### run.sh
#!/bin/bash
# the make line also repeats each setting of config.mk as NAME=value (left out here)
make -C /OpenROAD-flow-scripts/flow DESIGN_CONFIG=/design/flow/config.mk WORK_HOME=/design/flow/orfs CLKGATE_MAP_FILE= finish
### config.mk
export PLATFORM = sky130hd
export DESIGN_NAME = cpu
export DESIGN_NICKNAME = cpu
export VERILOG_FILES = /design/flow/design.v
export SDC_FILE = /design/flow/constraint.sdc
export NUM_CORES = 4
export LEC_CHECK = 0
export ABC_AREA = 0
export CAP_MARGIN = 20
export CELL_PAD_IN_SITES_GLOBAL_PLACEMENT = 2
export CORE_MARGIN = 2
export CORE_UTILIZATION = 40
export CTS_CLUSTER_DIAMETER = 354
export GPL_TIMING_DRIVEN = 0
export MIN_ROUTING_LAYER = met2
export SLEW_MARGIN = 20
### constraint.sdc
create_clock -name core_clock -period 7.1 [get_ports {clk}]
set_input_delay 1.4200 -clock core_clock [delete_from_list [all_inputs] [get_ports {clk}]]
set_output_delay 1.4200 -clock core_clock [all_outputs]
set_load 0.01 [all_outputs]
### design.v
module ALU(
	input logic [1:0] i_ALU_Op,
	input logic [15:0] i_ALU_1,
	input logic [15:0] i_ALU_2,
	output logic [15:0] o_ALU_out,
	output o_N,
	output o_Z
);
	logic [15:0] ALU_out_temp;
	assign o_ALU_out = ALU_out_temp;
	assign o_N = o_ALU_out[15];
	assign o_Z = (o_ALU_out == 16'b0);
	always_comb begin
		case(i_ALU_Op)
			2'b00: ALU_out_temp = i_ALU_1 + i_ALU_2;
			2'b01: ALU_out_temp = i_ALU_1 - i_ALU_2;
			2'b10: ALU_out_temp = 2*i_ALU_2;
			2'b11: ALU_out_temp = i_ALU_1;
		endcase
	end
endmodule
module RF(
	input i_RF_write,
	input clk,
	input rst,
	input logic [2:0] i_reg_y,
	input logic [2:0] i_reg_x,
	input logic [2:0] i_reg_w,
	input logic [15:0] i_data_w,
	output logic [15:0] o_data_1,
	output logic [15:0] o_data_2
);
	logic [15:0] r0;
	logic [15:0] r1;
	logic [15:0] r2;
	logic [15:0] r3;
	logic [15:0] r4;
	logic [15:0] r5;
	logic [15:0] r6;
	logic [15:0] r7;
	logic [15:0] data_temp_1;
	logic [15:0] data_temp_2;
	assign o_data_1 = data_temp_1;
	assign o_data_2 = data_temp_2;
	always_comb begin
		case(i_reg_x)
			3'b000: data_temp_1 = r0;
			3'b001: data_temp_1 = r1;
			3'b010: data_temp_1 = r2;
			3'b011: data_temp_1 = r3;
			3'b100: data_temp_1 = r4;
			3'b101: data_temp_1 = r5;
			3'b110: data_temp_1 = r6;
			3'b111: data_temp_1 = r7;
		endcase
		case(i_reg_y)
			3'b000: data_temp_2 = r0;
			3'b001: data_temp_2 = r1;
			3'b010: data_temp_2 = r2;
			3'b011: data_temp_2 = r3;
			3'b100: data_temp_2 = r4;
			3'b101: data_temp_2 = r5;
			3'b110: data_temp_2 = r6;
			3'b111: data_temp_2 = r7;
		endcase
	end
	always_ff @(posedge clk or posedge rst) begin
		if(rst) begin
			r0 = 16'b0;
			r1 = 16'b0;
			r2 = 16'b0;
			r3 = 16'b0;
			r4 = 16'b0;
			r5 = 16'b0;
			r6 = 16'b0;
			r7 = 16'b0;
		end else begin 
			if(i_RF_write) begin
				case(i_reg_w)
					3'b000: r0 = i_data_w;
					3'b001: r1 = i_data_w;
					3'b010: r2 = i_data_w;
					3'b011: r3 = i_data_w;
					3'b100: r4 = i_data_w;
					3'b101: r5 = i_data_w;
					3'b110: r6 = i_data_w;
					3'b111: r7 = i_data_w;
				endcase
			end
		end
	end
endmodule
module datapath(
	input rst,
	input clk, 
	input logic [15:0] i_mem_rddata,
	input logic i_PC_write,
	input logic i_Addr_sel,
	input logic i_mem_wr,
	input logic i_MDR_load,
	input logic i_IR_load,
	input logic i_OpA_sel,
	input logic i_OpAB_load,
	input logic [1:0] i_ALU_1_sel,
	input logic [1:0] i_ALU_2_sel,
	input logic [1:0] i_ALUop_sel,
	input logic i_ALU_out,
	input logic i_RF_write,
	input logic i_Reg_in,
	input logic i_Flag_write,
	input logic i_RF_write_call,
	input logic i_mov_hi,
	output logic o_N,
	output logic o_Z,
	output logic [3:0] o_instr,
	output logic [15:0] o_mem_wrdata,
	output logic [15:0] o_mem_addr,
	output logic o_mem_rd,
	output logic o_mem_wr,
	output logic o_imm
);
	logic [15:0] ALU_in1;
	logic [15:0] ALU_in2;
	logic [15:0] ALU_out; 
	logic N_temp; 
	logic Z_temp;
	ALU ALU_inst(
		.i_ALU_Op(i_ALUop_sel),
		.i_ALU_1(ALU_in1),
		.i_ALU_2(ALU_in2),
		.o_ALU_out(ALU_out), 
		.o_Z(Z_temp),
		.o_N(N_temp)
	);
	always @ (posedge clk or posedge rst) begin 
		if (rst) begin 
			o_N <= 0;
			o_Z <= 0;
		end 
		else begin 
			if (i_Flag_write) begin 
				o_N <= N_temp; 
				o_Z <= Z_temp; 
			end 
		end 
	end 
	logic [2:0] reg_y;
	logic [2:0] reg_x; 
	logic [2:0] reg_w;
	logic [15:0] data_w; 
	logic [15:0] data_1;
	logic [15:0] data_2; 
	RF RF_inst (
		.i_RF_write(i_RF_write),
		.clk(clk),
		.rst(rst),
		.i_reg_y(reg_y),
		.i_reg_x(reg_x),
		.i_reg_w(reg_w),
		.i_data_w(data_w),
		.o_data_1(data_1),
		.o_data_2(data_2)
	); 
	logic [15:0] PC;
	logic [15:0] IR;
	logic [15:0] MDR; 
	logic [7:0] imm8; 
	logic [10:0] imm11; 
	logic [15:0] opA;
	logic [15:0] opB;
	logic [15:0] ALU_out_reg;
	logic [15:0] imm8_reg, imm11_reg; 
	assign imm8 = IR[15:8];
	assign imm11 = IR[15:5];
	assign imm8_reg = $signed(imm8);
	assign imm11_reg = {imm11[10], imm11[10], imm11[10], imm11[10], imm11, 1'b0};
	assign o_mem_addr = i_Addr_sel ? PC : opB;
	assign reg_x = i_OpA_sel ? 3'd1 : IR[7:5];
	assign reg_y = IR[10:8];
	assign reg_w = i_RF_write_call ? 3'b111 : reg_x;
	assign data_w = i_Reg_in ? MDR : ALU_out_reg;
	assign o_instr = IR[3:0];
	assign o_imm = IR[4]; 
	assign o_mem_wrdata = opA;
	always_comb begin
		case(i_ALU_1_sel) 
			2'b00: ALU_in1 = PC;
			2'b01: ALU_in1 = opA;
			2'b11: ALU_in1 = 16'b0;
			default: ALU_in1 = 1'b0;
		endcase
		case(i_ALU_2_sel)
			2'b00: ALU_in2 = opB;
			2'b01: ALU_in2 = 16'd2;
			2'b10: ALU_in2 = imm8_reg;
			2'b11: ALU_in2 = imm11_reg;
		endcase
	end
	always_ff @ (posedge clk) begin 
		if (rst) begin
			PC <= 16'b0; 
			IR <= 16'b0; 
			MDR <= 16'b0;
			opA <= 16'b0;
			opB <= 16'b0;
			ALU_out_reg <= 16'b0;
		end
		if(i_PC_write) PC <= ALU_out;
		if(i_IR_load) IR <= i_mem_rddata;
		if(i_OpAB_load) begin
			opA <= data_1;
			opB <= data_2;
		end
		if(i_MDR_load) MDR <= i_mem_rddata;
		if(i_ALU_out) begin
			if(i_mov_hi) ALU_out_reg <= {imm8,opA[7:0]};
			else ALU_out_reg <= ALU_out;
		end
	end 
endmodule
module control(
	input rst,
	input clk, 
	input i_N,
	input i_Z,
	input [3:0] i_instr,
	input i_imm,
	input i_mem_wait,  
	input i_mem_rddatavalid,  
	output logic o_PC_write,
	output logic o_Addr_sel,
	output logic o_mem_rd,
	output logic o_mem_wr,
	output logic o_MDR_load,
	output logic o_IR_load,
	output logic o_OpA_sel,
	output logic o_OpAB_load,
	output logic [1:0] o_ALU_1_sel,
	output logic [1:0] o_ALU_2_sel,
	output logic [1:0] o_ALUop_sel,
	output logic o_ALU_out,
	output logic o_RF_write,
	output logic o_RF_write_call,
	output logic o_Reg_in,
	output logic o_Flag_write,
	output logic o_mov_hi
);
	enum int unsigned 
	{ 
		S_RESET,
		S_FETCH,
		S_DECODE,
		S_ADD_ADDI,
		S_SAVE_MULTIPLY,
		S_LOAD_OPB,
		S_SAVE_PC,
		S_SAVE_REG,
		S_SUB_SUBI_CMP_CMPI,
		S_LD,
		S_LD_SAVE,
		S_LD_SAVE2,		
		S_ST,
		S_MV_MVI_MVHI,
		S_JR_JZ_JN,
		S_JR_JZ_JN_IMM,
		S_CALL,
		S_SAVE_REG_PC,
		S_FETCH_JMP_CALL,
		S_RX_TO_PC,
		S_DATA,
		S_SAVE_REG_PC_2,
		S_JUMP_TO_PC
	} state, nextstate;
	always_ff @ (posedge clk or posedge rst) begin
		if(rst) state <= S_RESET;
		else state <= nextstate;
	end 
	always_comb begin
		nextstate = state;
		o_PC_write = 1'b0;
		o_Addr_sel = 1'b0;
		o_mem_rd = 1'b0;
		o_mem_wr = 1'b0;
		o_MDR_load = 1'b0;
		o_IR_load = 1'b0;
		o_OpA_sel = 1'b0;
		o_OpAB_load = 1'b0;
		o_ALU_1_sel = 2'b0;
		o_ALU_2_sel = 2'b0;
		o_ALUop_sel= 2'b0;
		o_ALU_out = 1'b0;
		o_RF_write = 1'b0;
		o_Reg_in = 1'b0;
		o_Flag_write = 1'b0;
		o_RF_write_call = 1'b0;
		o_mov_hi = 1'b0;
		case(state)
			S_RESET: begin
				nextstate = S_FETCH;
			end
			S_FETCH: begin
				o_PC_write = ~i_mem_wait;  
				o_Addr_sel = 1'b1;
				o_mem_rd = 1'b1;    
				o_ALU_2_sel = 2'b01;
				nextstate = i_mem_wait ? state : S_DATA;
			end
			S_DATA: begin 
				o_IR_load = 1'b1;
				nextstate = i_mem_rddatavalid ? S_DECODE : state;
			end 
			S_DECODE: begin
				o_OpAB_load = 1'b1;
				if(i_instr == 4'b0001) 
					nextstate = S_ADD_ADDI;
				else if(i_instr == 4'b0010 | i_instr == 4'b0011)
					nextstate = S_SUB_SUBI_CMP_CMPI;
				else if(i_instr == 4'b0100)
					nextstate = S_LD;
				else if(i_instr == 4'b0101)
					nextstate = S_ST;
				else if(i_instr == 4'b0000 | i_instr == 4'b0110)
					nextstate = S_MV_MVI_MVHI;
				else if(i_instr == 4'b1000 | i_instr == 4'b1001 | i_instr == 4'b1010)
					nextstate = S_JR_JZ_JN;
				else if(i_instr == 4'b1100)
					nextstate = S_CALL;
			end
			S_ADD_ADDI: begin 
				if (i_imm) o_ALU_2_sel = 2'b10; 
				o_ALU_1_sel = 2'b01;
				o_ALU_out = 1'b1;
				o_Flag_write = 1'b1;
				nextstate = S_SAVE_REG;
			end 
			S_SAVE_REG: begin 
				o_RF_write = 1'b1;
				nextstate = S_FETCH;
			end 
			S_SAVE_MULTIPLY: begin 
				o_ALU_2_sel = 2'b11;
				o_ALU_out = 1'b1;
				o_ALUop_sel = 2'b10;
				nextstate = S_SAVE_REG_PC; 
			end 
			S_SAVE_REG_PC: begin
				o_RF_write = 1'b1;
				nextstate = S_LOAD_OPB;
			end
			S_LOAD_OPB: begin
				o_OpAB_load = 1'b1;
				nextstate = S_SAVE_PC;
			end
			S_SAVE_PC: begin
				o_PC_write = 1'b1;
				nextstate = S_FETCH;
			end
			S_SUB_SUBI_CMP_CMPI: begin 
				if (i_imm) begin 
					o_ALU_1_sel = 2'b01; 
					o_ALU_2_sel = 2'b10; 
					o_ALUop_sel = 2'b01; 
					o_ALU_out = 1'b1; 
					o_Flag_write = 1'b1; 
					if (i_instr == 4'b0010)
						nextstate = S_SAVE_REG; 
					else if (i_instr == 4'b0011)
						nextstate = S_FETCH; 
				end else begin 
					o_ALU_1_sel = 2'b01; 
					o_ALUop_sel = 2'b01; 
					o_ALU_out = 1'b1; 
					o_Flag_write = 1'b1; 
					if (i_instr == 4'b0010)
						nextstate = S_SAVE_REG; 
					else if (i_instr == 4'b0011)
						nextstate = S_FETCH; 
				end
			end 
			S_LD: begin 
				o_mem_rd = 1'b1;  
				nextstate = i_mem_wait ? state : S_LD_SAVE; 
			end
			S_LD_SAVE: begin
				o_MDR_load = 1'b1;
				nextstate = i_mem_rddatavalid ? S_LD_SAVE2 : state;
			end
			S_LD_SAVE2: begin 
				o_ALU_out = 1'b1;
				o_RF_write = 1'b1;
				o_Reg_in = 1'b1;
				nextstate = S_FETCH; 
			end 
			S_ST: begin
				o_mem_wr = 1'b1;  
				nextstate = i_mem_wait ? state : S_FETCH; 
			end
			S_MV_MVI_MVHI: begin
				if(i_instr == 4'b0000) begin
					if(i_imm) o_ALU_2_sel = 2'b10;
					else o_ALU_2_sel = 2'b00;
					o_ALU_1_sel = 2'b11;  
					o_ALUop_sel = 2'b00;
					o_ALU_out = 1'b1;
					nextstate = S_SAVE_REG;
				end 
				else if(i_instr == 4'b0110 && i_imm) begin
					o_mov_hi = 1'b1;
					o_ALUop_sel = 2'b00;
					o_ALU_out = 1'b1;
					nextstate = S_SAVE_REG;	
				end 
			end
			S_FETCH_JMP_CALL: begin
				o_PC_write = 1'b1;
				o_ALU_1_sel = 2'b00;
				o_ALU_2_sel = 2'b11;
				o_ALU_out = 1'b1;
				nextstate = S_FETCH; 
			end
			S_JR_JZ_JN: begin
				if(i_instr == 4'b1000) begin
					if(i_imm) nextstate = S_FETCH_JMP_CALL;
					else begin
						o_PC_write = 1'b1;
						o_ALU_1_sel = 2'b01;
						o_ALUop_sel = 2'b11;
						nextstate = S_FETCH;
					end
				end
				if(i_instr == 4'b1001) begin
					if(i_Z) begin
						if(i_imm) nextstate = S_FETCH_JMP_CALL;
						else begin
							o_PC_write = 1'b1;
							o_ALU_1_sel = 2'b01;
							o_ALUop_sel = 2'b11;
							nextstate =  S_FETCH;
						end
					end
					else nextstate = S_FETCH;
				end
				if(i_instr == 4'b1010) begin
					if(i_N) begin
						if(i_imm) nextstate = S_FETCH_JMP_CALL;
						else begin
							o_PC_write = 1'b1;
							o_ALU_1_sel = 2'b01;
							o_ALUop_sel = 2'b11;
							nextstate =  S_FETCH;
						end
					end
					else nextstate = S_FETCH;
				end
			end
			S_CALL: begin
				o_ALU_1_sel = 1'b0;
				o_ALUop_sel = 2'b11;
				o_ALU_out = 1'b1;
				nextstate = S_SAVE_REG_PC_2;
			end
			S_SAVE_REG_PC_2: begin
				o_RF_write = 1'b1;
				o_RF_write_call = 1'b1;
				if(i_imm) nextstate = S_FETCH_JMP_CALL;
				else nextstate = S_RX_TO_PC;
			end
			S_RX_TO_PC: begin
				o_PC_write = 1'b1;
				o_ALU_1_sel = 2'b01;
				nextstate = S_FETCH;
			end
		endcase
	end
endmodule
module cpu(
	input clk,
	input reset,
	input logic [15:0] i_mem_rddata,
	input logic i_mem_wait,  
	input logic i_mem_rddatavalid,  
	output logic [15:0] o_mem_wrdata,
	output logic [15:0] o_mem_addr,
	output logic o_mem_rd,
	output logic o_mem_wr
);
	logic PC_write;
	logic Addr_sel;
	logic mem_rd;
	logic mem_wr;
	logic MDR_load;
	logic IR_load;
	logic OpA_sel;
	logic OpAB_load;
	logic [1:0] ALU_1_sel;
	logic [1:0] ALU_2_sel;
	logic [1:0] ALUop_sel;
	logic ALU_out;
	logic RF_write;
	logic Reg_in;
	logic Flag_write;
	logic RF_write_call;
	logic mov_hi;
	logic N, Z, imm;
	logic [3:0] instr;
	datapath data(
		.rst(reset),
		.clk(clk), 
		.i_mem_rddata(i_mem_rddata),
		.i_PC_write(PC_write),
		.i_Addr_sel(Addr_sel),
		.i_mem_wr(mem_wr),
		.i_MDR_load(MDR_load),
		.i_IR_load(IR_load),
		.i_OpA_sel(OpA_sel),
		.i_OpAB_load(OpAB_load),
		.i_ALU_1_sel(ALU_1_sel),
		.i_ALU_2_sel(ALU_2_sel),
		.i_ALUop_sel(ALUop_sel),
		.i_ALU_out(ALU_out),
		.i_RF_write(RF_write),
		.i_Reg_in(Reg_in),
		.i_Flag_write(Flag_write),
		.i_RF_write_call(RF_write_call),
		.i_mov_hi(mov_hi),
		.o_N(N),
		.o_Z(Z),
		.o_instr(instr),
		.o_mem_wrdata(o_mem_wrdata),
		.o_mem_addr(o_mem_addr),
		.o_mem_rd(mem_rd),
		.o_mem_wr(mem_wr),
		.o_imm(imm)
	);
	control control(
		.rst(reset),
		.clk(clk),
		.i_N(N),
		.i_Z(Z),
		.i_instr(instr),
		.i_imm(imm),
		.i_mem_wait(i_mem_wait),
		.i_mem_rddatavalid(i_mem_rddatavalid),  
		.o_PC_write(PC_write),
		.o_Addr_sel(Addr_sel),
		.o_mem_rd(o_mem_rd),
		.o_mem_wr(o_mem_wr),
		.o_MDR_load(MDR_load),
		.o_IR_load(IR_load),
		.o_OpA_sel(OpA_sel),
		.o_OpAB_load(OpAB_load),
		.o_ALU_1_sel(ALU_1_sel),
		.o_ALU_2_sel(ALU_2_sel),
		.o_ALUop_sel(ALUop_sel),
		.o_ALU_out(ALU_out),
		.o_RF_write(RF_write),
		.o_Reg_in(Reg_in),
		.o_Flag_write(Flag_write),
		.o_RF_write_call(RF_write_call),
		.o_mov_hi(mov_hi)
	);
endmodule
==> reports/metrics.yaml, run 1 <==
critical_path:
  crit_chain: "buf_2 -> or3b_4 -> nor3_1 -> or3_1 -> clkbuf_1 -> clkbuf_1 -> nand3_1 -> nand2_1 -> ha_1 -> nor2b_1 -> o31ai_1 -> nand2b_1 -> a21oi_1 -> xnor2_1 -> mux2i_1 -> nand3_1 -> or3_1 -> nor4b_1 -> a32o_1"
  end_kind: "flip-flop"
  crit_start: "data.IR[0]"
  endpoint: "data.o_Z"
  slowest_delay_ps: 740
  rrSetupSlack_ps: 680
  cp-start-kind: "flip-flop"
  reg2regPathDepth: 19
  critical_path_depth: 19
  worst-setup-path-type: "reg2reg"
  crit_arrival_ps: 6940
  cp_slowest_cell: "nor4b_1"
  reg2reg_to: "data.o_Z"
  r2r_start: "data.IR[0]"
  worst_ep_required_time_ps: 7620
  path_max_fanout: 10
  critPathTopFamily: "simple AND/OR/NAND/NOR gates"
  path_buffers: 3
synth:
  xor_area_share_pct: 1.45
  syn_area_per_cell_um2: 9.47
  yosys_cells: 1398
  netlist_instances: 1398
  syn-cell-area_um2: 13200
  ys_sh_simple_pct: 16.4
  top_cells_by_area: "dfrtp_1, edfxtp_1, a21oi_1"
  yosys-top-cells-count: "nor2_1, a21oi_1, nand2_1, dfrtp_1, o21ai_0"
  top_area_cell: "dfrtp_1"
  async_flop_share_pct: 60.5
  logic_family: "AND-OR/OR-AND gates"
  synth-seq-cells: 243
  synth_cell_types: 69
  yosys_warnings: 4
  yosysMostFrequentCell: "nor2_1"
  adder_share_pct: 1.74
  aoi_share_pct: 18.8
  ys_seq_share_pct: 49.6
  muxShareOfSynthArea_pct: 8.46
  edf_count: 96
  yosysChipArea_um2: 13200
  top_cell_area_share_pct: 27.6
  ff_type: "dfrtp_1"
  fp_nets: 1435
finish:
  nets: 1520
  areaGrowthSynthToFinish_pct: 15.7
  ff_latch_area_um2: 6560
  num-fill-cells: 3228
  logic_area_um2: 6230
  finish.instance_area_um2: 15300
final_timing:
  relSlewSlack_pct: 15.0
  period_needed_ps: 6420
  worstMarginPinSlew_ps: 1260
  fmax_ghz: 0.156
  hold_viol: 0
  setup_viol: 0
  setup_tns_ps: 0
  fin_ws_ps: 679
  rsz0062_at_grt: "false"
  fin_skew_ps: 18.9
  slew_violations: 0
  fin_crit_sh_pct: 90.4
floorplanning:
  fp-row-count: 66
  initCoreUtil_pct: 40.7
  die_w_um: 186
  chip_area_um2: 34600
  coreArea_um2: 32500
  pin_count: 54
  die_y_um: 186
clock_network:
  cts_setup_buffers: 0
  htreeDepth: 1
  clock_latency_ps: 580
  path_clk_slew_ps: 70
  clk_root_buffer_cell: "clkbuf_16"
  numCtsBuffers: 28
  cts_tree: "yes"
  clock_path_buffers: 3
  cts.sinks: 243
  cts_resized: 0
  ctsHoldBuffers: 0
min_path:
  hold_path_class: "reg2reg"
  hold_path_end: "data.RF_inst.r1[4]"
  min_from: "data.RF_inst.r1[4]"
  whs_path_depth: 2
drt:
  wire_per_inst_um: 27.5
  dr.first_iter.drc_count: 3151
  antenna_left: 0
  num_vias: 15800
  totalWireLength_um: 53800
  drtPass1Iterations: 10
  drc: 0
  viasPerCell: 8.09
power:
  p_per_area_nw_per_um2: 507
  total_power_mw: 7.77
  pwr-share-seq_pct: 32.5
  power_leakage_nw: 6.18
  peakVddDrop_v: 0.000283
  swShare_pct: 45.2
  powerComb_mw: 3.75
  p_seq_mw: 2.53
  p_comb_share_pct: 48.2
  top_power_group: "combinational logic"
  p_sw_mw: 3.51
  p_int_mw: 4.26
  powerClk_mw: 1.50
  pwr-share-clk_pct: 19.2
placed_design:
  dp.final_hpwl_um: 37700
  port_buffers: 53
  place_area_um2: 14400
  place.gp.congestion: 1.02
  dpl_worst_slack_ps: 1220
flow_run:
  drv_cap: 0
  openroad.warnings: 28
outcome:
  status: "complete, no violations"
global_routing:
  grt_use_total_pct: 47.1
  grt_overflow: 0
  antenna_found_initial: 1
  grt_first_pass_wirelength_um: 77900
  grt_max_degree: 92
  grt_pass1_vias: 17500
## cell type report
type	instances	area share, %
Tap cell	442	3.61
Sequential cell	243	42.8
Inverter	32	0.833
Antenna cell	7	0.114
Buffer	92	2.33
Multi-Input combinational cell	1031	40.6
Clock inverter	21	1.19
Timing Repair Buffer	55	3.67
Clock buffer	31	4.78
## layer usage
metal | vias up | global-route usage (%) | wire, um
li1 | 5170 | - | -
met2 | 4624 | 50.9 | 23700
met4 | 35 | 11.1 | 5220
met1 | 5385 | - | 0
met3 | 592 | 67.3 | 24100
met5 | - | 25.8 | 845
## through the flow
step | utilization (%) | std cells | hold slack [ps]
2_1_floorplan | - | 1398 | 388
3_3_place_gp | 44.0 | 1893 | 462
3_5_place_dp | 44.2 | 1895 | 471
4_1_cts | 47.0 | 1947 | 486
5_1_grt | 47.1 | 1952 | 502
6_report | 47.1 | 1954 | 483
==> run 2: changes to the inputs <==
Settings changed: ABC_AREA 0 to 1, CAP_MARGIN 20 to 35, CORE_ASPECT_RATIO set to 1.38, CORE_MARGIN 2 to 10, CORE_UTILIZATION 40 to 53, CTS_CLUSTER_DIAMETER 354 to 341, CTS_CLUSTER_SIZE set to 99, GPL_ROUTABILITY_DRIVEN set to 0, SLEW_MARGIN 20 to 25.
Clock period 7.1 ns to 3.68 ns, I/O delays scaled along.
==> reports/metrics.yaml, run 2 <==
outcome:
  status: "aborted with a tool error"
  haltStage: "global placement"
  tool.error: "[ERROR GPL-0301] Utilization 102.716 % exceeds 100%."
floorplanning:
  initCoreUtil_pct: 53.5  # +13 points
  fp-row-count: 67  # +1.5%
  chip_area_um2: 31200  # -9.8%
  die_y_um: 204  # +9.6%
  coreArea_um2: 24200  # -26%
  die_w_um: 153  # -18%
  pin_count: 54  # unchanged
synth:
  yosys_cells: 1568  # +12%
  yosysChipArea_um2: 13000  # -2.1%
  yosysMostFrequentCell: "nand2_1"
  adder_share_pct: 1.70  # -0.040 points
  ys_sh_simple_pct: 20.9  # +4.5 points
  edf_count: 96  # unchanged
  fp_nets: 1605  # +12%
  xor_area_share_pct: 1.35  # -0.10 points
  yosys-top-cells-count: "nand2_1, inv_1, dfrtp_1, o21ai_0, nor2_1"
  aoi_share_pct: 16.7  # -2.1 points
  ys_seq_share_pct: 50.6  # +1.1 points
  syn-cell-area_um2: 13000  # -2.1%
  top_cells_by_area: "dfrtp_1, edfxtp_1, nand2_1"
  top_area_cell: "dfrtp_1"
  syn_area_per_cell_um2: 8.27  # -13%
  top_cell_area_share_pct: 28.2  # +0.59 points
  synth_cell_types: 52  # -25%
  ff_type: "dfrtp_1"
  logic_family: "simple AND/OR/NAND/NOR gates"
  yosys_warnings: 4  # unchanged
  muxShareOfSynthArea_pct: 0  # -8.5 points
  async_flop_share_pct: 60.5  # unchanged
  netlist_instances: 1568  # +12%
  synth-seq-cells: 243  # unchanged
==> run 3: changes to the inputs <==
Settings changed: CAP_MARGIN 35 to 20, CELL_PAD_IN_SITES_GLOBAL_PLACEMENT 2 to unset, CORE_ASPECT_RATIO 1.38 to 0.92, CORE_MARGIN 10 to 2, CORE_UTILIZATION 53 to 72, CTS_CLUSTER_DIAMETER 341 to 359, CTS_CLUSTER_SIZE 99 to 14, GPL_ROUTABILITY_DRIVEN 0 to unset, GPL_TIMING_DRIVEN 0 to unset, HOLD_SLACK_MARGIN set to -0.09, MIN_ROUTING_LAYER met2 to unset, PLACE_DENSITY_LB_ADDON set to 0.19, SETUP_SLACK_MARGIN set to 1.02, SLEW_MARGIN 25 to 35.
Clock period 3.68 ns to 3.57 ns, I/O delays scaled along.
==> reports/metrics.yaml, run 3 <==
drt:
  num_antenna_cells: 0
  dr.first_iter.drc_count: 2227
  viasPerCell: 6.73
  drc: 0
  num_vias: 13400
  antenna_left: 0
  wire_per_inst_um: 22.8
  drtPass1Iterations: 9
  totalWireLength_um: 45300
critical_path:
  critical_path_depth: 26
  worst_ep_required_time_ps: 3840
  end_kind: "flip-flop"
  cpMostUsedCell: "nand2_1"
  critPathTopFamily: "simple AND/OR/NAND/NOR gates"
  cp_slowest_cell: "edfxtp_1"
  r2r_start: "data.IR[1]"
  crit_arrival_ps: 4360
  reg2reg_to: "data.ALU_out_reg[15]"
  path_max_fanout: 4
  path_buffers: 3
  cp-start-kind: "flip-flop"
  slowest_delay_ps: 440
  worst-setup-path-type: "reg2reg"
  reg2regPathDepth: 26
  rrSetupSlack_ps: -520
  crit_start: "data.IR[1]"
  endpoint: "data.ALU_out_reg[15]"
min_path:
  hold_path_end: "control.state[11]"
  min_from: "control.state[1]"
  hold_path_class: "reg2reg"
  whs_path_depth: 0
clock_network:
  cts.sinks: 243
  cts_tree: "yes"
  path_clk_slew_ps: 80
  numCtsBuffers: 21
  clock_latency_ps: 520
  clock_path_buffers: 3
  htreeDepth: 1
  clk_root_buffer_cell: "clkbuf_16"
final_timing:
  relSlewSlack_pct: 47.7
  hold_viol: 0
  slew_violations: 0
  fmax_ghz: 0.245
  worstMarginPinSlew_ps: 765
  period_needed_ps: 4090
  fin_ws_ps: -517
  fin_skew_ps: 23.9
  setup_viol: 20
  fin_crit_sh_pct: 114
  rsz0062_at_grt: "true"
power:
  total_power_mw: 16.8
  p_comb_share_pct: 58.2
  power_leakage_nw: 7.08
  p_seq_mw: 4.88
  swShare_pct: 44.8
  p_per_area_nw_per_um2: 1070
  p_int_mw: 9.29
  powerClk_mw: 2.16
  p_sw_mw: 7.54
  powerComb_mw: 9.80
  peakVddDrop_v: 0.000703
  pwr-share-seq_pct: 29.0
  pwr-share-clk_pct: 12.8
  top_power_group: "combinational logic"
finish:
  nets: 1768
  areaGrowthSynthToFinish_pct: 20.9
  ff_latch_area_um2: 6560
  num-fill-cells: 894
  logic_area_um2: 5610
  final_cells: 1988
synth:
  muxShareOfSynthArea_pct: 0  # unchanged
  yosys-top-cells-count: "nand2_1, inv_1, dfrtp_1, o21ai_0, nor2_1"
  yosysChipArea_um2: 13000  # unchanged
  fp_nets: 1605  # unchanged
  ys_sh_simple_pct: 20.9  # unchanged
  yosys_cells: 1568  # unchanged
  top_cells_by_area: "dfrtp_1, edfxtp_1, nand2_1"
  adder_share_pct: 1.70  # unchanged
  synth_cell_types: 52  # unchanged
  async_flop_share_pct: 60.5  # unchanged
  netlist_instances: 1568  # unchanged
  xor_area_share_pct: 1.35  # unchanged
  yosys_warnings: 4  # unchanged
  synth-seq-cells: 243  # unchanged
  top_area_cell: "dfrtp_1"
  top_cell_area_share_pct: 28.2  # unchanged
  ys_seq_share_pct: 50.6  # unchanged
  ff_type: "dfrtp_1"
  syn_area_per_cell_um2: 8.27  # unchanged
  edf_count: 96  # unchanged
  syn-cell-area_um2: 13000  # unchanged
  aoi_share_pct: 16.7  # unchanged
  logic_family: "simple AND/OR/NAND/NOR gates"
  yosysMostFrequentCell: "nand2_1"
floorplanning:
  coreArea_um2: 17800  # -26%
  chip_area_um2: 19100  # -39%
  die_w_um: 144  # -6.0%
  die_y_um: 133  # -35%
  pin_count: 54  # unchanged
  fp-row-count: 47  # -30%
  initCoreUtil_pct: 72.8  # +19 points
flow_run:
  drv_cap: 0
  openroad.warnings: 29
outcome:
  check.faults: "setup timing"
  status: "failed layout checks"
global_routing:
  grt_overflow: 0
  antenna_found_initial: 1
  grt_pass1_vias: 12500
  grt_max_degree: 53
  grt_use_total_pct: 44.7
  grt_first_pass_wirelength_um: 65200
placed_design:
  dp_cells: 1929
  port_buffers: 53
  dp.final_hpwl_um: 29500
  dpl_worst_slack_ps: -514
  place.gp.congestion: 1.03
run 3: metrics by stage:
| stage | area [um2] | TNS (ps) | utilization (%) | hold slack (ps) |
|---|---|---|---|---|
| after floorplan | 13100 | -85900 | - | 375 |
| after global routing | 15700 | -9600 | 88.0 | 441 |
| after CTS | 15400 | -4270 | 86.3 | 455 |
| after detailed placement | 14700 | -5150 | 82.4 | 447 |
| final | 15700 | -5920 | 88.0 | 447 |
| after global placement | 14700 | -2500 | 82.4 | 434 |
run 3: cell type report:
type | instances | area share [%]
clock buffers | 33 | 3.64
clock inverters | 2 | 0.128
inverters | 228 | 5.54
multi-input cells | 1032 | 35.8
flip-flops and latches | 243 | 41.9
well taps | 245 | 1.95
repair buffers | 204 | 11.1
repair inverters | 1 | 0.0479
run 3: repair_timing:
item / 4_1_cts / 5_1_grt
buffers inserted: 10 / 13
hold buffers: 0 / 0
pin swaps: 12 / 13
gates cloned: 0 / 1
endpoints found under the setup margin: 58 / 76
resized: 45 / 62
run 3: metal layers:
| layer | vias up | part of all wire, % | track usage [%] |
|---|---|---|---|
| li1 | 5602 | - | - |
| met4 | 0 | 7.6 | 25.2 |
| met3 | 356 | 15 | 10.4 |
| met5 | - | 0 | 0 |
| met2 | 1361 | 44 | 68.4 |
| met1 | 6065 | 33 | 59.0 |
==> run 4: changes to the inputs <==
Settings changed: ABC_AREA 1 to unset, CORE_ASPECT_RATIO 0.92 to unset, CTS_CLUSTER_DIAMETER 359 to unset, CTS_CLUSTER_SIZE 14 to unset, HOLD_SLACK_MARGIN -0.09 to unset, PLACE_DENSITY set to 0.72, PLACE_DENSITY_LB_ADDON 0.19 to unset, SETUP_SLACK_MARGIN 1.02 to unset, SLEW_MARGIN 35 to 20.
Clock period 3.57 ns to 4.38 ns, I/O delays scaled along.
==> reports/metrics.yaml, run 4 <==
critical_path:
  path_buffers: 4  # +1
  rrSetupSlack_ps: -210  # +300 ps
  crit_arrival_ps: 5030  # +670 ps
  critical_path_depth: 20  # -23%
  worst-setup-path-type: "reg2reg"
  worst_ep_required_time_ps: 4810  # +970 ps
  reg2reg_to: "data.o_Z"
  critPathTopFamily: "simple AND/OR/NAND/NOR gates"
  crit_start: "data.IR[1]"
  cp_slowest_cell: "or3b_4"
  slowest_delay_ps: 420  # -20 ps
  endpoint: "data.o_Z"
  r2r_start: "data.IR[1]"
  reg2regPathDepth: 20  # -23%
  end_kind: "flip-flop"
  cp-start-kind: "flip-flop"
  path_max_fanout: 5  # +1
  crit_chain: "or3b_4 -> o21a_4 -> buf_6 -> a32oi_2 -> nand2_2 -> nor4_4 -> nand3_2 -> buf_6 -> nor4_4 -> buf_4 -> a211oi_2 -> a211oi_1 -> ha_1 -> a21o_1 -> a31o_2 -> or2_4 -> mux2i_4 -> xnor2_2 -> buf_4 -> a32o_1"
min_path:
  hold_path_end: "data.RF_inst.r1[13]"
  whs_path_depth: 2  # +2
  hold_path_class: "reg2reg"
  min_from: "data.RF_inst.r1[13]"
synth:
  top_area_cell: "dfrtp_1"
  top_cells_by_area: "dfrtp_1, edfxtp_1, a21oi_1"
  yosysMostFrequentCell: "nor2_1"
  xor_area_share_pct: 1.45  # +0.10 points
  adder_share_pct: 1.74  # +0.040 points
  edf_count: 96  # unchanged
  yosys-top-cells-count: "nor2_1, a21oi_1, nand2_1, dfrtp_1, o21ai_0"
  aoi_share_pct: 18.8  # +2.1 points
  syn-cell-area_um2: 13200  # +2.1%
  fp_nets: 1435  # -11%
  syn_area_per_cell_um2: 9.47  # +15%
  yosys_cells: 1398  # -11%
  top_cell_area_share_pct: 27.6  # -0.59 points
  synth_cell_types: 69  # +33%
  logic_family: "AND-OR/OR-AND gates"
  netlist_instances: 1398  # -11%
  yosys_warnings: 4  # unchanged
  muxShareOfSynthArea_pct: 8.46  # +8.5 points
  yosysChipArea_um2: 13200  # +2.1%
  async_flop_share_pct: 60.5  # unchanged
  ys_sh_simple_pct: 16.4  # -4.5 points
  ff_type: "dfrtp_1"
  synth-seq-cells: 243  # unchanged
  ys_seq_share_pct: 49.6  # -1.1 points
drt:
  totalWireLength_um: 43600  # -3.7%
  viasPerCell: 7.12  # +5.7%
  dr.first_iter.drc_count: 1789  # -20%
  num_antenna_cells: 0  # unchanged
  antenna_left: 0  # unchanged
  drtPass1Iterations: 9  # unchanged
  wire_per_inst_um: 24.7  # +8.3%
  num_vias: 12600  # -6.0%
  drc: 0  # unchanged
power:
  p_sw_mw: 5.63  # -25%
  pwr-share-clk_pct: 16.4  # +3.6 points
  p_seq_mw: 4.08  # -16%
  power_leakage_nw: 6.74  # -4.8%
  p_per_area_nw_per_um2: 852  # -21%
  powerComb_mw: 7.27  # -26%
  swShare_pct: 41.5  # -3.3 points
  total_power_mw: 13.6  # -19%
  peakVddDrop_v: 0.00107  # +52%
  top_power_group: "combinational logic"
  p_comb_share_pct: 53.5  # -4.7 points
  pwr-share-seq_pct: 30.1  # +1.1 points
  p_int_mw: 7.94  # -15%
  powerClk_mw: 2.22  # +3%
flow_run:
  drv_cap: 0  # unchanged
  openroad.warnings: 33  # +14%
final_timing:
  fin_crit_sh_pct: 105  # -9.6 points
  setup_tns_ps: -1100  # +4820 ps
  worstMarginPinSlew_ps: 1100  # +331 ps
  hold_viol: 0  # unchanged
  period_needed_ps: 4590  # +507 ps
  rsz0062_at_grt: "true"
  slew_violations: 0  # unchanged
  fin_skew_ps: 14.4  # -9.49 ps
  fmax_ghz: 0.218  # -11%
  relSlewSlack_pct: 26.9  # -21 points
  setup_viol: 10  # -50%
  fin_ws_ps: -214  # +303 ps
outcome:
  status: "failed layout checks"
  check.faults: "setup timing"
floorplanning:
  initCoreUtil_pct: 73.5  # +0.70 points
  fp-row-count: 49  # +4.3%
  chip_area_um2: 19500  # +2.1%
  die_w_um: 140  # -3.0%
  coreArea_um2: 18000  # +1.2%
  pin_count: 54  # unchanged
  die_y_um: 140  # +5.2%
finish:
  finish.instance_area_um2: 15900  # +1.6%
  areaGrowthSynthToFinish_pct: 20.3
  nets: 1558  # -12%
  num-fill-cells: 879  # -1.7%
clock_network:
  htreeDepth: 1  # unchanged
  clock_path_buffers: 3  # unchanged
  cts_tree: "yes"
  ctsHoldBuffers: 0  # unchanged
  cts.sinks: 243  # unchanged
  numCtsBuffers: 25  # +19%
  clk_root_buffer_cell: "clkbuf_16"
  path_clk_slew_ps: 80  # about the same
  clock_latency_ps: 540  # +20 ps
global_routing:
  grt_pass1_vias: 12400  # -0.82%
  grt_max_degree: 131  # +150%
  grt_use_total_pct: 44.6  # about the same
  antenna_found_initial: 0  # -1
  grt_overflow: 0  # unchanged
  grt_first_pass_wirelength_um: 67600  # +3.7%
placed_design:
  place.gp.congestion: 1.04  # +0.65%
  dpl_worst_slack_ps: -249  # +264 ps
  dp.final_hpwl_um: 28200  # -4.4%
  place_area_um2: 14700  # about the same
  port_buffers: 53  # unchanged
==> run 4: final cells by class <==
class	instances	area (um2)	share of cell area (%)
Clock buffer	34	679	4.27
Clock inverter	10	158	0.990
Inverter	32	124	0.778
Multi-Input combinational cell	1031	6540	41.1
Sequential cell	243	6560	41.2
Tap cell	229	287	1.80
Timing Repair Buffer	188	1580	9.89
==> run 4: metrics by stage <==
stage / util, % / instances / hold slack [ps]
after floorplan: - / 1398 / 388
after global placement: 81.5 / 1707 / 462
after detailed placement: 81.5 / 1707 / 471
after CTS: 87.4 / 1761 / 484
after global routing: 88.4 / 1767 / 507
final: 88.4 / 1767 / 482
==> run 4: per-layer routing <==
| layer | track usage [%] | vias to the layer above | part of all wire [%] |
|---|---|---|---|
| met3 | 10.8 | 284 | 13 |
| met4 | 22.5 | 0 | 6.2 |
| met5 | 0 | - | 0 |
| met1 | 57.7 | 5921 | 34 |
| li1 | - | 5284 | - |
| met2 | 71.2 | 1090 | 46 |
==> run 4: timing repair <==
item / 4_1_cts / 5_1_grt
gates resized: 35 / 30
setup endpoints to repair: 10 / 20
setup buffers: 10 / 6
pin swaps: 33 / 15
==> run 5: changes to the inputs <==
Settings changed: CORE_UTILIZATION 72 to 58, PLACE_DENSITY 0.72 to unset, SETUP_SLACK_MARGIN set to 0.72.
Clock period 4.38 ns to 3.19 ns, I/O delays scaled along.
==> reports/metrics.yaml, run 5 <==
outcome:
  status: "failed layout checks"
  check.faults: "setup timing"
power:
  pwr-share-seq_pct: 27.2  # -2.9 points
  power_leakage_nw: 7.41  # +10%
  p_seq_mw: 5.55  # +36%
  powerComb_mw: 11.7  # +61%
  p_sw_mw: 8.15  # +45%
  p_per_area_nw_per_um2: 1180  # +38%
  total_power_mw: 20.4  # +50%
  powerClk_mw: 3.16  # +42%
  pwr-share-clk_pct: 15.5  # -0.9 points
  p_comb_share_pct: 57.3  # +3.8 points
  p_int_mw: 12.2  # +54%
  swShare_pct: 40.0  # -1.5 points
  top_power_group: "combinational logic"
  peakVddDrop_v: 0.000697  # -35%
drt:
  num_antenna_cells: 0  # unchanged
  totalWireLength_um: 43100  # -1.3%
  viasPerCell: 6.29  # -12%
  dr.first_iter.drc_count: 1271  # -29%
  num_vias: 12000  # -4.3%
  drtPass1Iterations: 7  # -2
  antenna_left: 0  # unchanged
  wire_per_inst_um: 22.5  # -8.8%
  drc: 0  # unchanged
flow_run:
  drv_cap: 0  # unchanged
  openroad.warnings: 33  # unchanged
finish:
  finish.instance_area_um2: 17300  # +8.7%
  areaGrowthSynthToFinish_pct: 30.7
  num-fill-cells: 1554  # +77%
  nets: 1644  # +5.5%
final_timing:
  fin_ws_ps: -1390  # -1180 ps
  period_needed_ps: 4580  # -13.8 ps
  slew_violations: 0  # unchanged
  worstMarginPinSlew_ps: 1040  # -55.6 ps
  fin_skew_ps: 25.6  # +11.2 ps
  hold_viol: 0  # unchanged
  fin_crit_sh_pct: 144  # +39 points
  fmax_ghz: 0.218  # +0.30%
  setup_viol: 31  # +21
  relSlewSlack_pct: 30.5  # +3.5 points
  rsz0062_at_grt: "true"
synth:
  top_cell_area_share_pct: 27.6  # unchanged
  edf_count: 96  # unchanged
  yosys-top-cells-count: "nor2_1, a21oi_1, nand2_1, dfrtp_1, o21ai_0"
  fp_nets: 1435  # unchanged
  logic_family: "AND-OR/OR-AND gates"
  syn-cell-area_um2: 13200  # unchanged
  aoi_share_pct: 18.8  # unchanged
  synth-seq-cells: 243  # unchanged
  top_area_cell: "dfrtp_1"
  xor_area_share_pct: 1.45  # unchanged
  ys_seq_share_pct: 49.6  # unchanged
  syn_area_per_cell_um2: 9.47  # unchanged
  yosys_cells: 1398  # unchanged
  yosysMostFrequentCell: "nor2_1"
  synth_cell_types: 69  # unchanged
  top_cells_by_area: "dfrtp_1, edfxtp_1, a21oi_1"
  ff_type: "dfrtp_1"
  muxShareOfSynthArea_pct: 8.46  # unchanged
  adder_share_pct: 1.74  # unchanged
  netlist_instances: 1398  # unchanged
  async_flop_share_pct: 60.5  # unchanged
  yosysChipArea_um2: 13200  # unchanged
  yosys_warnings: 4  # unchanged
  ys_sh_simple_pct: 16.4  # unchanged
critical_path:
  path_buffers: 2  # -2
  endpoint: "data.o_Z"
  cp_slowest_cell: "or3b_4"
  end_kind: "flip-flop"
  reg2regPathDepth: 20  # unchanged
  crit_arrival_ps: 5000  # -30 ps
  cp-start-kind: "flip-flop"
  worst_ep_required_time_ps: 3610  # -1200 ps
  crit_start: "data.IR[3]"
  slowest_delay_ps: 440  # +20 ps
  r2r_start: "data.IR[3]"
  path_max_fanout: 5  # unchanged
  reg2reg_to: "data.o_Z"
  crit_chain: "or3b_4 -> o21a_4 -> a32oi_2 -> nand2_2 -> nor4_4 -> nand3_4 -> o21ai_4 -> xor2_2 -> ha_1 -> buf_4 -> nand4_1 -> o22ai_2 -> nor2_1 -> a21oi_2 -> a31o_2 -> or2_4 -> mux2i_4 -> xnor2_2 -> buf_4 -> a32o_1"
  critical_path_depth: 20  # unchanged
  rrSetupSlack_ps: -1390  # -1180 ps
  cpMostUsedCell: "buf_4"
  critPathTopFamily: "simple AND/OR/NAND/NOR gates"
  worst-setup-path-type: "reg2reg"
clock_network:
  clk_root_buffer_cell: "clkbuf_16"
  path_clk_slew_ps: 60  # -20 ps
  clock_latency_ps: 550  # about the same
  ctsHoldBuffers: 0  # unchanged
  cts.sinks: 243  # unchanged
  clock_path_buffers: 3  # unchanged
  htreeDepth: 1  # unchanged
  cts_tree: "yes"
  numCtsBuffers: 27  # +8.0%
global_routing:
  grt_first_pass_wirelength_um: 66000  # -2.5%
  grt_overflow: 0  # unchanged
  grt_max_degree: 133  # +1.5%
  grt_use_total_pct: 35.7  # -8.9 points
  antenna_found_initial: 0  # unchanged
  grt_pass1_vias: 11400  # -7.6%
placed_design:
  dpl_worst_slack_ps: -1390  # -1140 ps
  place_area_um2: 15400  # +4.9%
  place.gp.congestion: 1.00  # -3.5%
  port_buffers: 53  # unchanged
  dp.final_hpwl_um: 29600  # +4.9%
floorplanning:
  initCoreUtil_pct: 58.9  # -15 points
  chip_area_um2: 24100  # +23%
  die_w_um: 155  # +11%
  fp-row-count: 55  # +12%
  coreArea_um2: 22500  # +25%
  die_y_um: 155  # +11%
  pin_count: 54  # unchanged
min_path:
  hold_path_class: "in2async"
run 5: area by class of cell:
| class | instances | area (um2) | area share [%] |
|---|---|---|---|
| multi-input cells | 1031 | 7000 | 40.4 |
| flip-flops and latches | 243 | 6560 | 37.9 |
| repair buffers | 272 | 2360 | 13.7 |
| clock buffers | 37 | 744 | 4.30 |
| well taps | 285 | 357 | 2.06 |
| clock inverters | 13 | 149 | 0.860 |
| inverters | 32 | 134 | 0.773 |
run 5: what timing repair did:
item / in CTS / in global routing
resized: 169 / 65
cloned: 2 / 0
pin swaps: 21 / 54
setup buffers: 22 / 11
endpoints found under the setup margin: 81 / 84
run 5: per-stage QoR:
stage	utilization (%)	setup TNS, ps	hold slack (ps)	std cells
floorplan	-	-84160	388	1398
global placement	68.5	-23560	464	1828
detailed placement	68.5	-25930	472	1828
CTS	75.1	-24810	450	1902
global route	76.9	-30650	473	1913
finish	76.9	-26520	460	1913
run 5: layer usage:
layer  vias up  track usage (%)  wire [um]
met2       619             56.6      20300
met5         -                0          0
li1       5449                -          -
met1      5861             50.6      17600
met4         0             11.1       1300
met3       103             6.49       3910
==> run 6: changes to the inputs <==
Settings changed: ABC_AREA set to 1, CAP_MARGIN 20 to 5, CORE_UTILIZATION 58 to 72, CTS_CLUSTER_DIAMETER set to 359, CTS_CLUSTER_SIZE set to 14, HOLD_SLACK_MARGIN set to -0.08, SETUP_SLACK_MARGIN 0.72 to 0.45.
Clock period 3.19 ns to 3.91 ns, I/O delays scaled along.
==> reports/metrics.yaml, run 6 <==
outcome:
  status: "failed layout checks"
  check.faults: "setup timing"
clock_network:
  clock_latency_ps: 520  # -30 ps
  path_clk_slew_ps: 80  # +20 ps
  htreeDepth: 1  # unchanged
  cts.sinks: 243  # unchanged
  numCtsBuffers: 21  # -22%
  ctsHoldBuffers: 0  # unchanged
  cts_tree: "yes"
  clk_root_buffer_cell: "clkbuf_16"
  clock_path_buffers: 3  # unchanged
critical_path:
  path_buffers: 6  # +4
  r2r_start: "data.IR[4]"
  end_kind: "flip-flop"
  worst_ep_required_time_ps: 4160  # +550 ps
  crit_arrival_ps: 4430  # -570 ps
  reg2regPathDepth: 23  # +15%
  endpoint: "data.ALU_out_reg[15]"
  slowest_delay_ps: 460  # +20 ps
  worst-setup-path-type: "reg2reg"
  path_max_fanout: 14  # +9
  critPathTopFamily: "simple AND/OR/NAND/NOR gates"
  critical_path_depth: 23  # +15%
  cp-start-kind: "flip-flop"
  crit_start: "data.IR[4]"
  rrSetupSlack_ps: -270  # +1120 ps
  crit_chain: "nand4_1 -> nand3_4 -> buf_4 -> buf_12 -> buf_12 -> nand3_1 -> nand3_2 -> nor2_2 -> nand2_1 -> o31ai_2 -> o21ai_0 -> xnor2_1 -> inv_1 -> ha_1 -> nand2_1 -> inv_2 -> a221o_1 -> a31oi_1 -> inv_1 -> nand2_2 -> nand4_1 -> nand2_4 -> a21oi_2"
  reg2reg_to: "data.ALU_out_reg[15]"
  cp_slowest_cell: "edfxtp_1"
drt:
  totalWireLength_um: 41800  # -3.0%
  drtPass1Iterations: 7  # unchanged
  drc: 0  # unchanged
  num_vias: 12700  # +5.8%
  dr.first_iter.drc_count: 1872  # +47%
  wire_per_inst_um: 21.7  # -3.4%
  viasPerCell: 6.63  # +5.4%
  num_antenna_cells: 0  # unchanged
  antenna_left: 0  # unchanged
power:
  peakVddDrop_v: 0.000959  # +38%
  p_int_mw: 8.07  # -34%
  p_seq_mw: 4.44  # -20%
  powerComb_mw: 8.22  # -30%
  top_power_group: "combinational logic"
  power_leakage_nw: 6.77  # -8.7%
  pwr-share-seq_pct: 30.4  # +3.2 points
  total_power_mw: 14.6  # -29%
  p_sw_mw: 6.50  # -20%
  p_comb_share_pct: 56.4  # -0.9 points
  p_per_area_nw_per_um2: 959  # -19%
  swShare_pct: 44.6  # +4.6 points
  pwr-share-clk_pct: 13.1  # -2.4 points
  powerClk_mw: 1.92  # -39%
placed_design:
  place.gp.congestion: 1.03  # +3.0%
  dp.final_hpwl_um: 28100  # -4.8%
  port_buffers: 53  # unchanged
  dp_cells: 1861  # +1.8%
synth:
  edf_count: 96  # unchanged
  fp_nets: 1605  # +12%
  yosysMostFrequentCell: "nand2_1"
  xor_area_share_pct: 1.35  # -0.10 points
  ys_seq_share_pct: 50.6  # +1.1 points
  aoi_share_pct: 16.7  # -2.1 points
  yosys-top-cells-count: "nand2_1, inv_1, dfrtp_1, o21ai_0, nor2_1"
  synth_cell_types: 52  # -25%
  logic_family: "simple AND/OR/NAND/NOR gates"
  yosysChipArea_um2: 13000  # -2.1%
  yosys_cells: 1568  # +12%
  ys_sh_simple_pct: 20.9  # +4.5 points
  yosys_warnings: 4  # unchanged
  async_flop_share_pct: 60.5  # unchanged
  top_area_cell: "dfrtp_1"
  synth-seq-cells: 243  # unchanged
  top_cell_area_share_pct: 28.2  # +0.59 points
  muxShareOfSynthArea_pct: 0  # -8.5 points
  adder_share_pct: 1.70  # -0.040 points
  ff_type: "dfrtp_1"
  netlist_instances: 1568  # +12%
  syn_area_per_cell_um2: 8.27  # -13%
  top_cells_by_area: "dfrtp_1, edfxtp_1, nand2_1"
  syn-cell-area_um2: 13000  # -2.1%
finish:
  final_core_util_pct: 85.2  # +8.3 points
  areaGrowthSynthToFinish_pct: 17.2
  nets: 1718  # +4.5%
  final_cells: 1921  # +0.42%
min_path:
  hold_path_class: "reg2reg"
  whs_path_depth: 0
  min_from: "control.state[1]"
  hold_path_end: "control.state[11]"
final_timing:
  fin_crit_sh_pct: 107  # -37 points
  hold_viol: 0  # unchanged
  relSlewSlack_pct: 33.3  # +2.8 points
  fin_ws_ps: -274  # +1120 ps
  fin_skew_ps: 25.9  # +0.254 ps
  rsz0062_at_grt: "true"
  fmax_ghz: 0.239  # +9.5%
  worstMarginPinSlew_ps: 976  # -64.4 ps
  period_needed_ps: 4180  # -397 ps
  setup_viol: 9  # -71%
  slew_violations: 0  # unchanged
global_routing:
  busiest_layer: "met2"
  grt_pass1_vias: 12100  # +5.5%
  grt_use_total_pct: 42.7  # +6.9 points
  grt.met2_usage_pct: 67.9  # +11 points
  grt_first_pass_wirelength_um: 64100  # -2.8%
  antenna_found_initial: 0  # unchanged
  grt_max_degree: 102  # -23%
  met1_usage_pct: 56.1  # +5.5 points
  grt_overflow: 0  # unchanged
  met3_usage_pct: 9.73  # +3.2 points
flow_run:
  openroad.warnings: 33  # unchanged
  drv_cap: 0  # unchanged
floorplanning:
  chip_area_um2: 19100  # -21%
  die_w_um: 138  # -11%
  coreArea_um2: 17800  # -21%
  pin_count: 54  # unchanged
  fp-row-count: 49  # -11%
  die_y_um: 138  # -11%
  initCoreUtil_pct: 72.7  # +14 points
-- run 6: routing by layer --
metal,vias to the layer above,wire [um]
met3,271,5550
met1,5863,14500
met5,-,0
met4,0,2710
li1,5514,-
met2,1084,19100
-- run 6: cell type report --
cell class                 count  area, um2
clock buffer                  32        567
clock inverter                 2       20.0
inverter                     228        863
fill                        1017       2640
sequential                   243       6560
tap                          229        287
multi-input combinational   1032       5530
timing repair buffer         155       1370
-- run 6: what timing repair did --
| item | in CTS | in global routing |
|---|---|---|
| buffers inserted | 12 | 14 |
| hold endpoints to repair | 0 | 0 |
| resized | 16 | 41 |
| pin swaps | 27 | 28 |
| setup endpoints to repair | 23 | 28 |
-- run 6: through the flow --
stage | hold slack (ps) | cell area (um2) | worst slack (ps) | TNS (ps)
floorplan | 375 | 13000 | -882 | -58910
global placement | 402 | 14200 | 79.8 | 0
detailed placement | 431 | 14200 | -96.3 | -359
CTS | 449 | 14900 | -95.5 | -248
global route | 471 | 15200 | -508 | -5470
finish | 464 | 15200 | -274 | -1250
==> run 7: changes to the inputs <==
Settings changed: CAP_MARGIN 5 to 0, CORE_ASPECT_RATIO set to 0.9, CTS_CLUSTER_DIAMETER 359 to 25, CTS_CLUSTER_SIZE 14 to 39, HOLD_SLACK_MARGIN -0.08 to 0.3, PLACE_DENSITY_LB_ADDON set to 0.06, SETUP_SLACK_MARGIN 0.45 to 1.15, TNS_END_PERCENT set to 40.
Clock period 3.91 ns to 3.87 ns, I/O delays scaled along.
==> reports/metrics.yaml, run 7 <==
outcome:
  status: "aborted with a tool error"
  haltStage: "global routing"
  tool.error: "[ERROR GRT-0232] Routing congestion too high. Check the congestion heatmap in the GUI."
floorplanning:
  die_y_um: 131  # -5.0%
  fp-row-count: 46  # -6.1%
  initCoreUtil_pct: 73.6  # +0.94 points
  coreArea_um2: 17600  # -1.3%
  die_w_um: 145  # +5.3%
  pin_count: 54  # unchanged
  chip_area_um2: 19100  # about the same
synth:
  yosysMostFrequentCell: "nand2_1"
  yosys_warnings: 4  # unchanged
  logic_family: "simple AND/OR/NAND/NOR gates"
  muxShareOfSynthArea_pct: 0  # unchanged
  ff_type: "dfrtp_1"
  ys_sh_simple_pct: 20.9  # unchanged
  syn-cell-area_um2: 13000  # unchanged
  netlist_instances: 1568  # unchanged
  edf_count: 96  # unchanged
  ys_seq_share_pct: 50.6  # unchanged
  syn_area_per_cell_um2: 8.27  # unchanged
  top_area_cell: "dfrtp_1"
  yosys_cells: 1568  # unchanged
  fp_nets: 1605  # unchanged
  top_cell_area_share_pct: 28.2  # unchanged
  yosysChipArea_um2: 13000  # unchanged
  synth_cell_types: 52  # unchanged
  yosys-top-cells-count: "nand2_1, inv_1, dfrtp_1, o21ai_0, nor2_1"
  synth-seq-cells: 243  # unchanged
  xor_area_share_pct: 1.35  # unchanged
  top_cells_by_area: "dfrtp_1, edfxtp_1, nand2_1"
  aoi_share_pct: 16.7  # unchanged
  adder_share_pct: 1.70  # unchanged
  async_flop_share_pct: 60.5  # unchanged
clock_network:
  ctsHoldBuffers: 0  # unchanged
  clock_path_buffers: 3  # unchanged
  clk_root_buffer_cell: "clkbuf_16"
  cts.sinks: 243  # unchanged
  numCtsBuffers: 50  # +140%
  htreeDepth: 2  # +1
placed_design:
  dp.final_hpwl_um: 28700  # +2.1%
  dpl_worst_slack_ps: -168  # -71.6 ps
  port_buffers: 53  # unchanged
  place.gp.congestion: 1.04  # +0.57%
  dp_cells: 1890  # +1.6%
global_routing:
  grt_overflow: 157
  grt_use_total_pct: 83.9
[run 7: repair_timing]
action / in CTS
gates resized: 73
endpoints found under the setup margin: 59
pin swaps: 40
buffers inserted: 43
[run 7: through the flow]
step           hold slack [ps]  area, um2  power, mW
4_1_cts                    439      16600       17.6
2_1_floorplan              375      13000       8.83
3_5_place_dp               445      14300       11.6
3_3_place_gp               452      14300       11.4
[run 7: metal layers]
layer / GRT usage (%) / GRT overflow
met1: 83.8 / 2
met4: 90.0 / 78
met5: 30.0 / 0
met3: 69.7 / 1
met2: 97.2 / 76
==> run 8: changes to the inputs <==
Settings changed: CORE_ASPECT_RATIO 0.9 to unset, CTS_CLUSTER_DIAMETER 25 to unset, SETUP_SLACK_MARGIN 1.15 to -0.19.
Clock period 3.87 ns to 2.67 ns, I/O delays scaled along.
==> reports/metrics.yaml, run 8 <==
drt:
  totalWireLength_um: 49200
  wire_per_inst_um: 23.9
  drc: 0
  dr.first_iter.drc_count: 2426
  num_vias: 14100
  viasPerCell: 6.85
  antenna_left: 0
  num_antenna_cells: 0
  drtPass1Iterations: 9
critical_path:
  reg2regPathDepth: 27
  path_max_fanout: 3
  reg2reg_to: "data.ALU_out_reg[11]"
  worst-setup-path-type: "reg2reg"
  endpoint: "data.ALU_out_reg[11]"
  cp_slowest_cell: "edfxtp_1"
  critPathTopFamily: "simple AND/OR/NAND/NOR gates"
  rrSetupSlack_ps: -1540
  end_kind: "flip-flop"
  worst_ep_required_time_ps: 2950
  crit_arrival_ps: 4490
  r2r_start: "data.IR[0]"
  crit_start: "data.IR[0]"
  critical_path_depth: 27
  slowest_delay_ps: 460
  path_buffers: 5
  cp-start-kind: "flip-flop"
floorplanning:
  coreArea_um2: 17800  # +1.3%
  initCoreUtil_pct: 72.7  # -0.94 points
  fp-row-count: 49  # +6.5%
  die_y_um: 138  # +5.2%
  chip_area_um2: 19100  # about the same
  die_w_um: 138  # -5.0%
  pin_count: 54  # unchanged
power:
  swShare_pct: 43.7
  peakVddDrop_v: 0.00230
  p_per_area_nw_per_um2: 1480
  top_power_group: "combinational logic"
  pwr-share-seq_pct: 27.0
  p_seq_mw: 6.54
  powerComb_mw: 14.0
  power_leakage_nw: 7.53
  pwr-share-clk_pct: 15.1
  total_power_mw: 24.2
  powerClk_mw: 3.66
  p_comb_share_pct: 57.9
  p_sw_mw: 10.6
  p_int_mw: 13.6
synth:
  top_cell_area_share_pct: 28.2  # unchanged
  edf_count: 96  # unchanged
  synth-seq-cells: 243  # unchanged
  xor_area_share_pct: 1.35  # unchanged
  adder_share_pct: 1.70  # unchanged
  yosysMostFrequentCell: "nand2_1"
  ff_type: "dfrtp_1"
  syn-cell-area_um2: 13000  # unchanged
  fp_nets: 1605  # unchanged
  yosys_cells: 1568  # unchanged
  top_area_cell: "dfrtp_1"
  netlist_instances: 1568  # unchanged
  syn_area_per_cell_um2: 8.27  # unchanged
  yosys_warnings: 4  # unchanged
  muxShareOfSynthArea_pct: 0  # unchanged
  synth_cell_types: 52  # unchanged
  yosys-top-cells-count: "nand2_1, inv_1, dfrtp_1, o21ai_0, nor2_1"
  ys_sh_simple_pct: 20.9  # unchanged
  yosysChipArea_um2: 13000  # unchanged
  ys_seq_share_pct: 50.6  # unchanged
  top_cells_by_area: "dfrtp_1, edfxtp_1, nand2_1"
  aoi_share_pct: 16.7  # unchanged
  async_flop_share_pct: 60.5  # unchanged
  logic_family: "simple AND/OR/NAND/NOR gates"
min_path:
  hold_path_class: "in2async"
clock_network:
  clock_latency_ps: 550
  cts.sinks: 243  # unchanged
  clk_root_buffer_cell: "clkbuf_16"
  htreeDepth: 1  # -1
  clock_path_buffers: 3  # unchanged
  cts_tree: "yes"
  ctsHoldBuffers: 0  # unchanged
  path_clk_slew_ps: 70
  numCtsBuffers: 25  # -50%
placed_design:
  dp.final_hpwl_um: 30700  # +6.7%
  place.gp.congestion: 0.995  # -4.1%
  dp_cells: 1991  # +5.3%
  port_buffers: 53  # unchanged
  dpl_worst_slack_ps: -1380  # -1220 ps
finish:
  nets: 1846
  final_cells: 2057
  ff_latch_area_um2: 6560
  areaGrowthSynthToFinish_pct: 26.4
  num-fill-cells: 711
  logic_area_um2: 5530
global_routing:
  grt_first_pass_wirelength_um: 74600
  grt_use_total_pct: 50.2
  grt_max_degree: 103
  grt_pass1_vias: 13800
  antenna_found_initial: 1
  grt_overflow: 0
final_timing:
  fin_ws_ps: -1540
  worstMarginPinSlew_ps: 843
  slew_violations: 0
  fin_crit_sh_pct: 158
  period_needed_ps: 4210
  hold_viol: 0
  rsz0062_at_grt: "true"
  fin_skew_ps: 19.9
  whs_ps: 361
  fmax_ghz: 0.238
  setup_viol: 68
  relSlewSlack_pct: 43.3
outcome:
  status: "failed layout checks"
  check.faults: "setup timing"
flow_run:
  openroad.warnings: 31
  drv_cap: 0
[run 8: final cells by class]
type                       instances  area share, %
sequential                       243           40.0
multi-input combinational       1032           33.7
timing repair buffer             279           14.1
inverter                         228           5.26
clock buffer                      32           4.36
tap                              229           1.75
clock inverter                    14          0.809
[run 8: repair_timing]
item | CTS | global route
endpoints found under the setup margin | 56 | 63
pin swaps | 10 | 11
gates resized | 43 | 32
buffers inserted | 10 | 12
[run 8: metal layers]
metal  GRT usage [%]  vias up  part of all wire (%)
met3            12.5      477                    15
met4            33.5        2                   9.1
li1                -     5753                     -
met1            62.7     6325                    32
met5               0        -                 0.026
met2            78.1     1526                    44
[run 8: per-stage QoR]
step | utilization, % | cell area (um2) | setup TNS, ps
after global routing | 91.9 | 16400 | -42690
after detailed placement | 84.9 | 15100 | -34830
after global placement | 84.9 | 15100 | -30500
after CTS | 90.9 | 16200 | -29730
final | 91.9 | 16400 | -37560
after floorplan | - | 13000 | -174090
==> run 9: changes to the inputs <==
Settings changed: CAP_MARGIN 0 to 20, CORE_UTILIZATION 72 to 70, CTS_CLUSTER_SIZE 39 to 34, HOLD_SLACK_MARGIN 0.3 to unset, PLACE_DENSITY_LB_ADDON 0.06 to unset, SETUP_SLACK_MARGIN -0.19 to 0.7, TNS_END_PERCENT 40 to unset.
Clock period 2.67 ns to 2.63 ns, I/O delays scaled along.
==> reports/metrics.yaml, run 9 <==
synth:
  yosysChipArea_um2: 13000  # unchanged
  syn-cell-area_um2: 13000  # unchanged
  muxShareOfSynthArea_pct: 0  # unchanged
  synth_cell_types: 52  # unchanged
  syn_area_per_cell_um2: 8.27  # unchanged
  yosys-top-cells-count: "nand2_1, inv_1, dfrtp_1, o21ai_0, nor2_1"
  xor_area_share_pct: 1.35  # unchanged
  top_cells_by_area: "dfrtp_1, edfxtp_1, nand2_1"
  yosysMostFrequentCell: "nand2_1"
  edf_count: 96  # unchanged
  ys_seq_share_pct: 50.6  # unchanged
  async_flop_share_pct: 60.5  # unchanged
  ys_sh_simple_pct: 20.9  # unchanged
  logic_family: "simple AND/OR/NAND/NOR gates"
  yosys_cells: 1568  # unchanged
  aoi_share_pct: 16.7  # unchanged
  top_area_cell: "dfrtp_1"
  synth-seq-cells: 243  # unchanged
  netlist_instances: 1568  # unchanged
  yosys_warnings: 4  # unchanged
  adder_share_pct: 1.70  # unchanged
  ff_type: "dfrtp_1"
  top_cell_area_share_pct: 28.2  # unchanged
  fp_nets: 1605  # unchanged
outcome:
  haltStage: "global routing"
  tool.error: "[ERROR DPL-0038] Utilization greater than 100%, impossible to legalize"
  status: "aborted with a tool error"
placed_design:
  place.gp.congestion: 1.00  # +0.76%
  port_buffers: 53  # unchanged
  dp.final_hpwl_um: 30600  # -0.23%
  dpl_worst_slack_ps: -1450  # -63.0 ps
clock_network:
  clk_root_buffer_cell: "clkbuf_16"
  clock_path_buffers: 3  # unchanged
  numCtsBuffers: 26  # +4.0%
  ctsHoldBuffers: 0  # unchanged
  cts.sinks: 243  # unchanged
  htreeDepth: 1  # unchanged
floorplanning:
  initCoreUtil_pct: 71.7  # -0.99 points
  fp-row-count: 49  # unchanged
  die_w_um: 140  # +1.4%
  pin_count: 54  # unchanged
  die_y_um: 140  # +1.4%
  chip_area_um2: 19600  # +2.8%
  coreArea_um2: 18100  # +1.4%
-- run 9: repair_timing --
item | CTS
setup endpoints to repair | 227
gates resized | 334
cloned | 6
buffers inserted | 45
pin swaps | 63
-- run 9: per-stage QoR --
step	setup TNS, ps	util [%]	area, um2	instances	hold WS [ps]
2_1_floorplan	-176910	-	13100	1568	375
3_3_place_gp	-28470	84.1	15200	1984	479
3_5_place_dp	-34350	84.1	15200	1984	495
4_1_cts	-31250	96.4	17400	2083	337
Power and IR drop assume default switching activity.
